==> flow/design.v <==
module dff(out_a, in_a, clk);
	parameter bitwidth = 8;
	input signed[bitwidth - 1:0]in_a;
	input clk;
	output signed[bitwidth - 1:0]out_a;
	reg signed[bitwidth - 1:0]out_a;
	always@(posedge clk)
		out_a <= in_a;
 endmodule
module mul(out, in_c, in_a);
	input signed[7:0] in_a, in_c;
	output signed[13:0] out;
	wire signed[15:0]sum;
	assign sum = in_a * in_c;
	assign out = sum[15:2];
endmodule
module adder(sum, a, b, c, d);
	parameter bitwidth = 14;
	input signed[bitwidth - 1:0]a, b, c, d;
	output signed[bitwidth + 1:0]sum;
	assign sum = a + b + c + d;
endmodule
module total_fir(total_out, x_in, clk);
	input clk;
	input signed[7:0]x_in;
	output signed[15:0]total_out;
	wire signed[7:0]c0 = 8'b0_0010001;
	wire signed[7:0]c1 = 8'b1_1010111;
	wire signed[7:0]c2 = 8'b0_0011000;
	wire signed[7:0]c3 = 8'b1_1000110;
	wire signed[7:0]c4 = 8'b1_0001100;
	wire signed[7:0]c5 = 8'b0_1010110;
	wire signed[7:0]c6 = 8'b1_0011010;
	wire signed[7:0]c7 = 8'b0_0111010;
	wire signed[7:0]c8 = 8'b1_1110000;
	wire signed[7:0]c9 = 8'b0_1111111;
	wire signed[7:0]c10 = 8'b0_0001111;
	wire signed[7:0]c11 = 8'b1_1110111;
	wire signed[7:0]c12 = 8'b1_1101011;
	wire signed[7:0]c13 = 8'b1_0110110;
	wire signed[7:0]c14 = 8'b1_0111100;
	wire signed[7:0]c15 = 8'b1_1010000;
	wire signed[7:0]in_a;
	wire signed[7:0]d1_eigh_out, d2_eigh_out, d3_eigh_out, d4_eigh_out, d5_eigh_out, d6_eigh_out,
					d7_eigh_out, d8_eigh_out, d9_eigh_out, d10_eigh_out, d11_eigh_out, d12_eigh_out,
					d13_eigh_out, d14_eigh_out, d15_eigh_out, d16_eigh_out;
	wire signed[13:0]m1_out, m2_out, m3_out, m4_out, m5_out, m6_out, m7_out, m8_out, m9_out, m10_out,
					m11_out, m12_out, m13_out, m14_out, m15_out, m16_out; 
	wire signed[13:0]d1_fort_out, d2_fort_out, d3_fort_out,  d4_fort_out, d5_fort_out, d6_fort_out,
					d7_fort_out, d8_fort_out, d9_fort_out, d10_fort_out, d11_fort_out, d12_fort_out,
					d13_fort_out, d14_fort_out, d15_fort_out, d16_fort_out;
	wire signed[15:0]a1_out, a2_out, a3_out, a4_out;
	wire signed[15:0]d1_sixt_out, d2_sixt_out, d3_sixt_out, d4_sixt_out;
	wire signed[17:0]total_tmp, a5_out;
	assign in_a = x_in;
	dff #(8) dff_1_eigh( .out_a(d1_eigh_out), .in_a(in_a), .clk(clk) );
	mul mul_1( .out(m1_out), .in_c(c15), .in_a(d1_eigh_out) );
	dff #(14) dff_1_fort( .out_a(d1_fort_out), .in_a(m1_out), .clk(clk) );
	dff #(8) dff_2_eigh( .out_a(d2_eigh_out), .in_a(d1_eigh_out), .clk(clk) );
	mul mul_2( .out(m2_out), .in_c(c14), .in_a(d2_eigh_out) );
	dff #(14) dff_2_fort( .out_a(d2_fort_out), .in_a(m2_out), .clk(clk) );
	dff #(8) dff_3_eigh( .out_a(d3_eigh_out), .in_a(d2_eigh_out), .clk(clk) );
	mul mul_3( .out(m3_out), .in_c(c13), .in_a(d3_eigh_out) );
	dff #(14) dff_3_fort( .out_a(d3_fort_out), .in_a(m3_out), .clk(clk) );
	dff #(8) dff_4_eigh( .out_a(d4_eigh_out), .in_a(d3_eigh_out), .clk(clk) );
	mul mul_4( .out(m4_out), .in_c(c12), .in_a(d4_eigh_out) );
	dff #(14) dff_4_fort( .out_a(d4_fort_out), .in_a(m4_out), .clk(clk) );
	adder #(14) adder_1( .sum(a1_out), .a(d1_fort_out), .b(d2_fort_out), .c(d3_fort_out), .d(d4_fort_out) );
	dff #(16) dff_1_sixt( .out_a(d1_sixt_out), .in_a(a1_out), .clk(clk) );
	dff #(8) dff_5_eigh( .out_a(d5_eigh_out), .in_a(d4_eigh_out), .clk(clk) );
	mul mul_5( .out(m5_out), .in_c(c11), .in_a(d5_eigh_out) );
	dff #(14) dff_5_fort( .out_a(d5_fort_out), .in_a(m5_out), .clk(clk) );
	dff #(8) dff_6_eigh( .out_a(d6_eigh_out), .in_a(d5_eigh_out), .clk(clk) );
	mul mul_6( .out(m6_out), .in_c(c10), .in_a(d6_eigh_out) );
	dff #(14) dff_6_fort( .out_a(d6_fort_out), .in_a(m6_out), .clk(clk) );
	dff #(8) dff_7_eigh( .out_a(d7_eigh_out), .in_a(d6_eigh_out), .clk(clk) );
	mul mul_7( .out(m7_out), .in_c(c9), .in_a(d7_eigh_out) );
	dff #(14) dff_7_fort( .out_a(d7_fort_out), .in_a(m7_out), .clk(clk) );
	dff #(8) dff_8_eigh( .out_a(d8_eigh_out), .in_a(d7_eigh_out), .clk(clk) );
	mul mul_8( .out(m8_out), .in_c(c8), .in_a(d8_eigh_out) );
	dff #(14) dff_8_fort( .out_a(d8_fort_out), .in_a(m8_out), .clk(clk) );
	adder #(14) adder_2( .sum(a2_out), .a(d5_fort_out), .b(d6_fort_out), .c(d7_fort_out), .d(d8_fort_out) );
	dff #(16) dff_2_sixt( .out_a(d2_sixt_out), .in_a(a2_out), .clk(clk) );
	dff #(8) dff_9_eigh( .out_a(d9_eigh_out), .in_a(d8_eigh_out), .clk(clk) );
	mul mul_9( .out(m9_out), .in_c(c7), .in_a(d9_eigh_out) );
	dff #(14) dff_9_fort( .out_a(d9_fort_out), .in_a(m9_out), .clk(clk) );
	dff #(8) dff_10_eigh( .out_a(d10_eigh_out), .in_a(d9_eigh_out), .clk(clk) );
	mul mul_10( .out(m10_out), .in_c(c6), .in_a(d10_eigh_out) );
	dff #(14) dff_10_fort( .out_a(d10_fort_out), .in_a(m10_out), .clk(clk) );
	dff #(8) dff_11_eigh( .out_a(d11_eigh_out), .in_a(d10_eigh_out), .clk(clk) );
	mul mul_11( .out(m11_out), .in_c(c5), .in_a(d11_eigh_out) );
	dff #(14) dff_11_fort( .out_a(d11_fort_out), .in_a(m11_out), .clk(clk) );
	dff #(8) dff_12_eigh( .out_a(d12_eigh_out), .in_a(d11_eigh_out), .clk(clk) );
	mul mul_12( .out(m12_out), .in_c(c4), .in_a(d12_eigh_out) );
	dff #(14) dff_12_fort( .out_a(d12_fort_out), .in_a(m12_out), .clk(clk) );
	adder #(14) adder_3( .sum(a3_out), .a(d9_fort_out), .b(d10_fort_out), .c(d11_fort_out), .d(d12_fort_out) );
	dff #(16) dff_3_sixt( .out_a(d3_sixt_out), .in_a(a3_out), .clk(clk) );
	dff #(8) dff_13_eigh( .out_a(d13_eigh_out), .in_a(d12_eigh_out), .clk(clk) );
	mul mul_13( .out(m13_out), .in_c(c3), .in_a(d13_eigh_out) );
	dff #(14) dff_13_fort( .out_a(d13_fort_out), .in_a(m13_out), .clk(clk) );
	dff #(8) dff_14_eigh( .out_a(d14_eigh_out), .in_a(d13_eigh_out), .clk(clk) );
	mul mul_14( .out(m14_out), .in_c(c2), .in_a(d14_eigh_out) );
	dff #(14) dff_14_fort( .out_a(d14_fort_out), .in_a(m14_out), .clk(clk) );
	dff #(8) dff_15_eigh( .out_a(d15_eigh_out), .in_a(d14_eigh_out), .clk(clk) );
	mul mul_15( .out(m15_out), .in_c(c1), .in_a(d15_eigh_out) );
	dff #(14) dff_15_fort( .out_a(d15_fort_out), .in_a(m15_out), .clk(clk) );
	dff #(8) dff_16_eigh( .out_a(d16_eigh_out), .in_a(d15_eigh_out), .clk(clk) );
	mul mul_16( .out(m16_out), .in_c(c0), .in_a(d16_eigh_out) );
	dff #(14) dff_16_fort( .out_a(d16_fort_out), .in_a(m16_out), .clk(clk) );
	adder #(14) adder_4( .sum(a4_out), .a(d13_fort_out), .b(d14_fort_out), .c(d15_fort_out), .d(d16_fort_out) );
	dff #(16) dff_4_sixt( .out_a(d4_sixt_out), .in_a(a4_out), .clk(clk) );
	adder #(16) adder_5( .sum(a5_out), .a(d1_sixt_out), .b(d2_sixt_out), .c(d3_sixt_out), .d(d4_sixt_out) );
	dff #(18) dff_eighteen( .out_a(total_tmp), .in_a(a5_out), .clk(clk) );
	assign total_out = total_tmp[17:2];
endmodule
Settings: LEC_CHECK=0, CAP_MARGIN=20, CELL_PAD_IN_SITES_GLOBAL_PLACEMENT=1, CORE_ASPECT_RATIO=1.95, CORE_MARGIN=2, CORE_UTILIZATION=40, CTS_CLUSTER_SIZE=90, GPL_ROUTABILITY_DRIVEN=0, GPL_TIMING_DRIVEN=0, HOLD_SLACK_MARGIN=0.3, MIN_ROUTING_LAYER=met2, PLACE_DENSITY_LB_ADDON=0.13, SLEW_MARGIN=20, TNS_END_PERCENT=25; clock period 5.0 ns.
run.sh (not shown) runs the stock make flow with config.mk's settings and CLKGATE_MAP_FILE=.
==> next run, changes <==
CELL_PAD_IN_SITES_GLOBAL_PLACEMENT = default   (was 1)
CORE_ASPECT_RATIO = default   (was 1.95)
CORE_UTILIZATION = 72   (was 40)
CTS_CLUSTER_SIZE = default   (was 90)
GPL_ROUTABILITY_DRIVEN = default   (was 0)
GPL_TIMING_DRIVEN = default   (was 0)
HOLD_SLACK_MARGIN = default   (was 0.3)
MIN_ROUTING_LAYER = default   (was met2)
PLACE_DENSITY = 0.67   (was default)
PLACE_DENSITY_LB_ADDON = default   (was 0.13)
TNS_END_PERCENT = default   (was 25)
clock period = 3.62 ns   (was 5.0 ns; I/O delays follow)
Outcome: Now the flow finished but failed the layout checks on negative setup slack. First-iteration DRC count went down by 58%. Setup slack degrades by 0.48 ns. Die area went down by about 44%. Non-clock buffer count went up by 251. Clock skew went up by 0.0045 ns. Synthesized area stays the same. Cell count went down by 5.1%. Global-route usage went up by 5.2 points. Design area went up by about 10%. Utilization went up by 44 points.


## run A
// total_fir: RTL as listed in full above, without the edits since
clock: 3.55 ns
lec_check: 0
abc_area: 0
cap_margin: 20
cell_pad_in_sites_detail_placement: 1
cell_pad_in_sites_global_placement: 2
core_aspect_ratio: 1.81
core_margin: 4
core_utilization: 67
gpl_routability_driven: 1
gpl_timing_driven: 0
min_routing_layer: met2
place_density_lb_addon: 0.17
slew_margin: 10
No final results exist for run A, since it was stopped by error FLW-0024 during global placement without I/O (3_1_place_gp_skip_io).
--- input diff run A..run B ---
Settings: putting MAX_ROUTING_LAYER at met4 where nothing was set; swapping 4 for 9 in CORE_MARGIN; swapping 1.81 for 1.96 in CORE_ASPECT_RATIO; swapping 1 for 0 in GPL_ROUTABILITY_DRIVEN; swapping 67 for 21 in CORE_UTILIZATION; swapping 20 for 0 in CAP_MARGIN; putting TNS_END_PERCENT at 60 where nothing was set; putting CTS_CLUSTER_DIAMETER at 349 where nothing was set; swapping met2 for met1 in MIN_ROUTING_LAYER.
==> comparison <==
Although it ran to completion, run B produced a layout that fails the final checks because of setup timing.
Per the comparison of run B with run A, number of library cell types mapped by synthesis now sits at about the same level; number of nets produced by synthesis now sits at about the same level.
The overall die height in run A is 0.53 times that in run B.
Compared with run A, in run B synthesized instance count held; die area went up.
Of run B and run A, the lower pre-placement core utilization belongs to run B.
Edits applied to the flow inputs when going from run B to run C:
Settings: removing TNS_END_PERCENT (formerly 60); removing MIN_ROUTING_LAYER (formerly met1); removing MAX_ROUTING_LAYER (formerly met4); removing CELL_PAD_IN_SITES_DETAIL_PLACEMENT (formerly 1); changing CAP_MARGIN from 0 to 20; changing CORE_MARGIN from 9 to 2; removing PLACE_DENSITY_LB_ADDON (formerly 0.17); changing CORE_UTILIZATION from 21 to 17; removing GPL_TIMING_DRIVEN (formerly 0); removing CTS_CLUSTER_DIAMETER (formerly 349); removing CORE_ASPECT_RATIO (formerly 1.96); changing SLEW_MARGIN from 10 to 20; setting HOLD_SLACK_MARGIN to 0.05 for the first time; removing ABC_AREA (formerly 0); changing the clock period (ns, I/O delays scaled along) from 3.55 to 5.0.
--- outcome ---
Run C vs run B — cell area dropped 9.1%.
The cell total after placement reported for run C is greater than that of run B by 9.8%.
Looking only at final critical-path required period, and setting everything else aside, the higher value of run C and run B goes to run C.
Run C reached the final stage; the timing, design-rule and antenna checks on its layout passed.
In run C, the area used by sequential logic in the layout came out about 3% below the value in run B.
Modified inputs, run D compared to run C
Settings: changing CORE_UTILIZATION from 17 to 40; removing GPL_ROUTABILITY_DRIVEN (formerly 0); removing HOLD_SLACK_MARGIN (formerly 0.05); setting PLACE_DENSITY_LB_ADDON to 0.13 for the first time; setting CORE_ASPECT_RATIO to 1.95 for the first time; setting CTS_CLUSTER_SIZE to 48 for the first time; removing CELL_PAD_IN_SITES_GLOBAL_PLACEMENT (formerly 2); setting MIN_ROUTING_LAYER to met2 for the first time.
- Mean number of vias per cell (run C / run D): 0.52
- Per the comparison of run D with run C, worst path setup slack after routing was more or less identical; hold slack went down by 0.0086 ns; part of the cycle the worst path needs was more or less identical; transition time at the pin with the least slew margin went down by 0.12 ns.
- On run D: die area is about 60% lower than what run C gave.
Changes in run E relative to run D:
Settings: clearing MIN_ROUTING_LAYER, which used to be met2; clearing CTS_CLUSTER_SIZE, which used to be 48; swapping 40 for 9 in CORE_UTILIZATION; clearing CORE_ASPECT_RATIO, which used to be 1.95; clearing PLACE_DENSITY_LB_ADDON, which used to be 0.13; swapping 5.0 for 7.61 in the clock period (ns, I/O delays scaled along).
[summary]
- All of run E and run D finish clean.
- On minimum clock period, run D beats run E.
- Going from run D to run E, non-clock buffer count -6; met2 routed wirelength -40%; number of tap cells added at floorplan +350%; met2 track utilization from global routing -34 points.
diff inputs: run E => run F
Settings: ABC_AREA: unset -> 1; CORE_UTILIZATION: 9 -> 72; CTS_CLUSTER_DIAMETER: unset -> 298; CORE_ASPECT_RATIO: unset -> 0.72; the clock period (ns, I/O delays scaled along): 7.61 -> 2.52.
### Flow results
Run F terminated abnormally: clock tree synthesis (4_1_cts) reported DPL-0038. Run E finished all stages; the layout is clean. Summary: area of the core, run F better than run E. [run F] synthesized-area fraction occupied by adder cells fell 2.0 points relative to run E. For the sequential area share after synthesis, run F came in 1.2 points lower than run E did. Between run E and run F, the flow reports synthesized net count increasing by more than 10%. Cmp run F vs run E: count of different cell masters after synthesis lower in run F. Mean instance size in the synthesized netlist: run F vs run E down about 13%. Taking run F over run E, the width of the chip ratio works out to 0.43. From run E to run F the numbers moved as follows: synthesized cell count up about 21%, post-synth design cell area increased 5.0%.


== v6 ==
RTL: the design.v shown in full above, as it stands there.
export LEC_CHECK = 0
export CAP_MARGIN = 20
export CORE_MARGIN = 2
export CORE_UTILIZATION = 56
export SLEW_MARGIN = 20
create_clock -name core_clock -period 4.42 [get_ports {clk}]
What v46 does differently from v6 at the input level:
- CTS_CLUSTER_SIZE now 14, previously not set
- HOLD_SLACK_MARGIN now 0.3, previously not set
- CTS_CLUSTER_DIAMETER now 298, previously not set
- ABC_AREA now 1, previously not set
- CORE_UTILIZATION now 69, was 56
- the clock period (ns, I/O delays scaled along) now 2.52, was 4.42
--- outcome ---
Compared with v6, in v46 number of I/O port buffers saw little to no change, number of cells in the design after placement saw an increase, chip area estimate from yosys synthesis saw an increase.
Comparing v46 and v6, the lower horizontal die dimension is on v46.
Delta(post-synthesis sequential area ratio, v46 - v6) < 0
Number of library cell types mapped by synthesis: v46 lower than v6
Total standard cell area after synthesis: v46 > v6
On v46: XOR/XNOR share of the synthesized area is 1.7 points lower than what v6 gave.
Adder-cell area share of the yosys netlist in v46 vs v6: down 2.0 points
Status(v46) = ERROR, stage = global routing (5_1_grt)
#### Input delta (v11 over v46)
- CORE_UTILIZATION changed from 69 to 72
- PLACE_DENSITY newly set to 0.65
- CAP_MARGIN changed from 20 to 0
- HOLD_SLACK_MARGIN removed (was 0.3)
- CTS_CLUSTER_DIAMETER changed from 298 to 265
- CTS_CLUSTER_SIZE removed (was 14)
- MAX_ROUTING_LAYER newly set to met4
- the clock period (ns, I/O delays scaled along) changed from 2.52 to 3.44
Findings:
[flow] v11 | stages: complete | final checks: fail | reason: setup timing
Looking at half-perimeter wire length after detailed placement across v11 and v46, the one that comes out higher is v46.
Summary of v11 over v46: die height has decreased; worst slack after detailed placement has increased.
Compared with v46, in v11 placeable core area decreased by about 4.6% relative to the old numbers, row count went down, initial standard-cell utilization of the core up 3.4 points, cell resize tally after clock tree synthesis shows a reduction of 742, chip footprint down 2000 um^2.
Changes observed in v11 relative to v46: buffer count from post-CTS setup fixing decreased 67, total clock buffers created by CTS now larger.
Changes in v56 relative to v11:
- CORE_UTILIZATION: 72 -> 65
- PLACE_DENSITY: 0.65 -> unset
- CAP_MARGIN: 0 -> 20
- MAX_ROUTING_LAYER: met4 -> unset
- ABC_AREA: 1 -> unset
- CTS_CLUSTER_DIAMETER: 265 -> unset
- the clock period (ns, I/O delays scaled along): 3.44 -> 3.83
## What came out
v56 finished end to end and its layout was clean on timing, DRC and antenna.
Looking at total number of vias across both flows, v56 is the stronger of the two, with v11 trailing.
Of v11 and v56, v56 shows the lower post-detailed-routing wire length, with v11 above it.
[v56] synthesis area per yosys fell 1500 um^2 relative to v11
Comparing v11 and v56, post-layout period usage of the worst path is lower on v56.
v56 has more setup slack than v11.
